==> inputs of run a <==
==> flow/design.v <==
module top(
    input logic clk,         
    input logic rst,         
    output logic RGB_R,      
    output logic RGB_G,      
    output logic RGB_B       
);
    localparam CLK_FREQ = 12_000_000;  
    localparam PWM_RESOLUTION = 8;   
    localparam PWM_MAX = (1 << PWM_RESOLUTION) - 1;   
    localparam PWM_CYCLES = 256;   
    localparam DEGREES_MAX = 360;
    localparam CYCLES_PER_DEGREE = CLK_FREQ / DEGREES_MAX;   
    typedef enum logic [1:0] {
        STATE_PWM_COUNT,
        STATE_DEGREE_COUNT,
        STATE_HSV_CALC,
        STATE_PWM_OUTPUT
    } state_t;
    logic [PWM_RESOLUTION-1:0] pwm_counter;
    logic [PWM_RESOLUTION-1:0] red_pwm_value, green_pwm_value, blue_pwm_value;
    logic [31:0] degree_counter;
    logic [8:0] current_degree;
    state_t current_state;
    state_t next_state;
    always_ff @(posedge clk) begin
        if (rst) current_state <= STATE_PWM_COUNT;
        else current_state <= next_state;
    end
    always_comb begin  
        case (current_state)
            STATE_PWM_COUNT: begin
                if (degree_counter == CYCLES_PER_DEGREE - 1) begin
                    next_state = STATE_DEGREE_COUNT;
                end else begin
                    next_state = STATE_PWM_COUNT;
                end
            end
            STATE_DEGREE_COUNT: begin
                next_state = STATE_HSV_CALC;
            end
            STATE_HSV_CALC: begin
                next_state = STATE_PWM_OUTPUT;
            end
            STATE_PWM_OUTPUT: begin
                next_state = STATE_PWM_COUNT;
            end
            default: begin
                next_state = STATE_PWM_COUNT;
            end
        endcase
    end
    always_ff @(posedge clk) begin
        if (rst) begin
            pwm_counter <= 0;
            degree_counter <= 0;
            current_degree <= 0;
            red_pwm_value <= 0;
            green_pwm_value <= 0;
            blue_pwm_value <= 0;
        end else
        case (current_state)
            STATE_PWM_COUNT: begin
                pwm_counter <= pwm_counter + 1;                
                if (degree_counter == CYCLES_PER_DEGREE - 1) begin
                    degree_counter <= 0;
                end else begin
                    degree_counter <= degree_counter + 1;
                end
            end
            STATE_DEGREE_COUNT: begin
                if (current_degree == DEGREES_MAX - 1) begin
                    current_degree <= 0;
                end else begin
                    current_degree <= current_degree + 1;
                end
            end
            STATE_HSV_CALC: begin
                if (current_degree < 60) begin
                    red_pwm_value <= PWM_MAX;
                end else if (current_degree < 120) begin
                    red_pwm_value <= PWM_MAX - ((current_degree - 60) * PWM_MAX / 60);
                end else if (current_degree < 240) begin
                    red_pwm_value <= 0;
                end else if (current_degree < 300) begin
                    red_pwm_value <= (current_degree - 240) * PWM_MAX / 60;
                end else begin
                    red_pwm_value <= PWM_MAX;
                end
                if (current_degree < 60) begin
                    green_pwm_value <= current_degree * PWM_MAX / 60;
                end else if (current_degree < 180) begin
                    green_pwm_value <= PWM_MAX;
                end else if (current_degree < 240) begin
                    green_pwm_value <= PWM_MAX - ((current_degree - 180) * PWM_MAX / 60);
                end else begin
                    green_pwm_value <= 0;
                end
                if (current_degree < 120) begin
                    blue_pwm_value <= 0;
                end else if (current_degree < 180) begin
                    blue_pwm_value <= (current_degree - 120) * PWM_MAX / 60;
                end else if (current_degree < 300) begin
                    blue_pwm_value <= PWM_MAX;
                end else begin
                    blue_pwm_value <= PWM_MAX - ((current_degree - 300) * PWM_MAX / 60);
                end
            end
            STATE_PWM_OUTPUT: begin
            end
        endcase
    end
    assign RGB_R = (pwm_counter > red_pwm_value) ? 1'b1 : 1'b0;
    assign RGB_G = (pwm_counter > green_pwm_value) ? 1'b1 : 1'b0;
    assign RGB_B = (pwm_counter > blue_pwm_value) ? 1'b1 : 1'b0;
endmodule
==> flow/run.sh <==
#!/bin/bash
# the make line also repeats each setting of config.mk as NAME=value (left out here)
make -C /OpenROAD-flow-scripts/flow DESIGN_CONFIG=/design/flow/config.mk WORK_HOME=/design/flow/orfs CLKGATE_MAP_FILE= finish
==> flow/config.mk <==
export PLATFORM = sky130hd
export DESIGN_NAME = top
export DESIGN_NICKNAME = top
export VERILOG_FILES = /design/flow/design.v
export SDC_FILE = /design/flow/constraint.sdc
export NUM_CORES = 4
export LEC_CHECK = 0
export ABC_AREA = 1
export CAP_MARGIN = 20
export CORE_ASPECT_RATIO = 0.5
export CORE_MARGIN = 2
export CORE_UTILIZATION = 72
export CTS_CLUSTER_DIAMETER = 397
export CTS_CLUSTER_SIZE = 95
export HOLD_SLACK_MARGIN = 0.28
export PLACE_DENSITY = 0.4
export SLEW_MARGIN = 20
export TNS_END_PERCENT = 10
==> flow/constraint.sdc <==
create_clock -name core_clock -period 9.65 [get_ports {clk}]
set_input_delay 1.9300 -clock core_clock [delete_from_list [all_inputs] [get_ports {clk}]]
set_output_delay 1.9300 -clock core_clock [all_outputs]
set_load 0.01 [all_outputs]
==> run b: changes against run a <==
ABC_AREA = not set   (was 1)
CORE_ASPECT_RATIO = not set   (was 0.5)
CORE_UTILIZATION = 40   (was 72)
CTS_CLUSTER_DIAMETER = not set   (was 397)
CTS_CLUSTER_SIZE = not set   (was 95)
HOLD_SLACK_MARGIN = not set   (was 0.28)
PLACE_DENSITY = not set   (was 0.4)
TNS_END_PERCENT = not set   (was 10)
==> flow/constraint.sdc (replaced) <==
create_clock -name core_clock -period 14.0 [get_ports {clk}]
set_input_delay 2.8000 -clock core_clock [delete_from_list [all_inputs] [get_ports {clk}]]
set_output_delay 2.8000 -clock core_clock [all_outputs]
set_load 0.01 [all_outputs]
==> qor summary <==
Run status: run b finished clean; run a did not finish
Failing step: run b -; run a global routing
Compound-cell area share of the yosys netlist: run b 21.0%; run a 11.0%
Total core area: run b 0.0487 mm^2; run a 0.0266 mm^2
Proportion of netlist area held by the largest area contributor: run b 23.0%; run a 23.1%
Yosys stat area: run b 0.0197 mm^2; run a 0.0196 mm^2
Synthesized area divided by synthesized cell count: run b 8.17 um^2; run a 7.12 um^2
Setup WS pre-CTS: run b 0.747 ns; run a -1.05 ns
Area share of fa/ha/maj cells after synthesis: run b 37.9%; run a 38.1%
Post-CTS setup buffer count: run b 0; run a 29
Gate Count Post-Synth: run b 2,413; run a 2,750
Number of nets produced by synthesis: run b 2,876; run a 3,213
Number of cells in the yosys synthesis report: run b 2,413; run a 2,750
Xor-xnor portion of the synthesized cell area: run b 7.20%; run a 5.09%
Total cell area at the placement stage: run b 0.0205 mm^2; run a 0.0225 mm^2

========
==> inputs of job 9174 <==
Starts from the design.v that is shown in full above.
export LEC_CHECK = 0
export ABC_AREA = 1
export CAP_MARGIN = 20
export CORE_MARGIN = 2
export CORE_UTILIZATION = 72
export CTS_CLUSTER_DIAMETER = 398
export PLACE_DENSITY = 0.35
export SLEW_MARGIN = 20
create_clock -name core_clock -period 5.07 [get_ports {clk}]
run.sh (not shown) runs the stock make flow with config.mk's settings and CLKGATE_MAP_FILE=.
==> job 8359 (differences from job 9174) <==
Settings changed: ABC_AREA 1 to unset, CTS_CLUSTER_DIAMETER 398 to unset, CTS_CLUSTER_SIZE set to 80, PLACE_DENSITY 0.35 to unset, PLACE_DENSITY_LB_ADDON set to 0.0, SLEW_MARGIN 20 to 30.
==> flow/constraint.sdc (replaced) <==
create_clock -name core_clock -period 10.8 [get_ports {clk}]
set_input_delay 2.1600 -clock core_clock [delete_from_list [all_inputs] [get_ports {clk}]]
set_output_delay 2.1600 -clock core_clock [all_outputs]
set_load 0.01 [all_outputs]
==> job_summary.md <==
### Flow metrics

| Metric | Value |
|---|---|
| Status | `failed layout checks` |
| Worst Setup Slack, final | `-0.2229 ns` |
| Simple share | `14.08%` |
| Endpoints failing setup | `7` |
| Syn Inst Count | `2413` |
| Fp_density | `73.31%` |
| Fail Reasons | `setup timing` |
| Area after DPL | `22000 um^2` |
[end of results for job 8359]
==> job_summary.md <==
## Implementation flow summary

| Metric | Value |
|---|---|
| Status | `did not finish` |
| First Err | `[ERROR DPL-0033] detailed placement checks failed during check placement.` |
| Fp_density | `73.04%` |
| Exit stage | `4_1_cts` |
| Area after DPL | `24640 um^2` |
| Top cells by instance count after synthesis | `inv_1, nand2_1, ha_1` |
[end of results for job 9174]

========
==> sierra <==
Starts from the design.v that is shown in full above.
clock: 10.2 ns
lec_check: 0
abc_area: 1
cap_margin: 10
cell_pad_in_sites_detail_placement: 0
core_aspect_ratio: 0.5
core_margin: 2
core_utilization: 59
cts_cluster_diameter: 188
cts_cluster_size: 91
gpl_timing_driven: 0
max_routing_layer: met5
min_routing_layer: met1
place_density: 0.62
setup_slack_margin: 2.86
slew_margin: 0
tns_end_percent: 10
==> delta (differences from sierra) <==
- ABC_AREA: 1 -> 0
- CAP_MARGIN: 10 -> 40
- CORE_ASPECT_RATIO: 0.5 -> 1.06
- CORE_UTILIZATION: 59 -> 72
- CTS_CLUSTER_DIAMETER: 188 -> unset
- CTS_CLUSTER_SIZE: 91 -> unset
- GPL_TIMING_DRIVEN: 0 -> unset
- PLACE_DENSITY: 0.62 -> 0.35
- SETUP_SLACK_MARGIN: 2.86 -> unset
- SLEW_MARGIN: 0 -> 20
- TNS_END_PERCENT: 10 -> unset
==> flow/constraint.sdc (replaced) <==
create_clock -name core_clock -period 4.29 [get_ports {clk}]
set_input_delay 0.8580 -clock core_clock [delete_from_list [all_inputs] [get_ports {clk}]]
set_output_delay 0.8580 -clock core_clock [all_outputs]
set_load 0.01 [all_outputs]
==> results <==
Outcome: delta did not finish; sierra finished with violations
Failing step: delta detailed placement; sierra -
Layout check failures: delta -; sierra setup timing
Adder share: delta 37.94%; sierra 38.13%
Core Area: delta 0.02700 sq mm; sierra 0.03287 sq mm
Total Die Area: delta 0.02871 sq mm; sierra 0.03474 sq mm
GPL Wtd Cong: delta 1.245; sierra 0.9938
Row count: delta 62; sierra 47
Average footprint of a synthesized cell: delta 8.165 sq um; sierra 7.118 sq um
Overall die width: delta 164.7 microns; sierra 261.6 microns
Yosys stat chip area: delta 0.01970 sq mm; sierra 0.01958 sq mm
Synth mux share: delta 1.740%; sierra 0.2045%
Distinct cells, synth: delta 108; sierra 61
IO buf count: delta 4; sierra 4
Number of enable flip-flop cells: delta 0; sierra 0
Post-synthesis instance total: delta 2413; sierra 2750
Tally of yosys warning messages: delta 1; sierra 1
Syn_nets: delta 2876; sierra 3213
Yosys top cell area share: delta 22.96%; sierra 23.11%
Die H: delta 174.3 microns; sierra 132.8 microns
Post-Synth AOI/OAI Area: delta 21.01%; sierra 10.99%
FP Util: delta 72.98%; sierra 59.55%
Cell count listed in synth_stat.txt: delta 2413; sierra 2750
Count leader, synth: delta sky130_fd_sc_hd__inv_1; sierra sky130_fd_sc_hd__inv_1
Area fraction in xor and xnor cells: delta 7.195%; sierra 5.094%
Sequential share of the synthesized area: delta 7.824%; sierra 7.875%
Post-Syn Area: delta 0.01970 sq mm; sierra 0.01958 sq mm
Area share of and/or/nand/nor cells after synthesis: delta 14.08%; sierra 23.57%
Top-level I/O count: delta 5; sierra 5
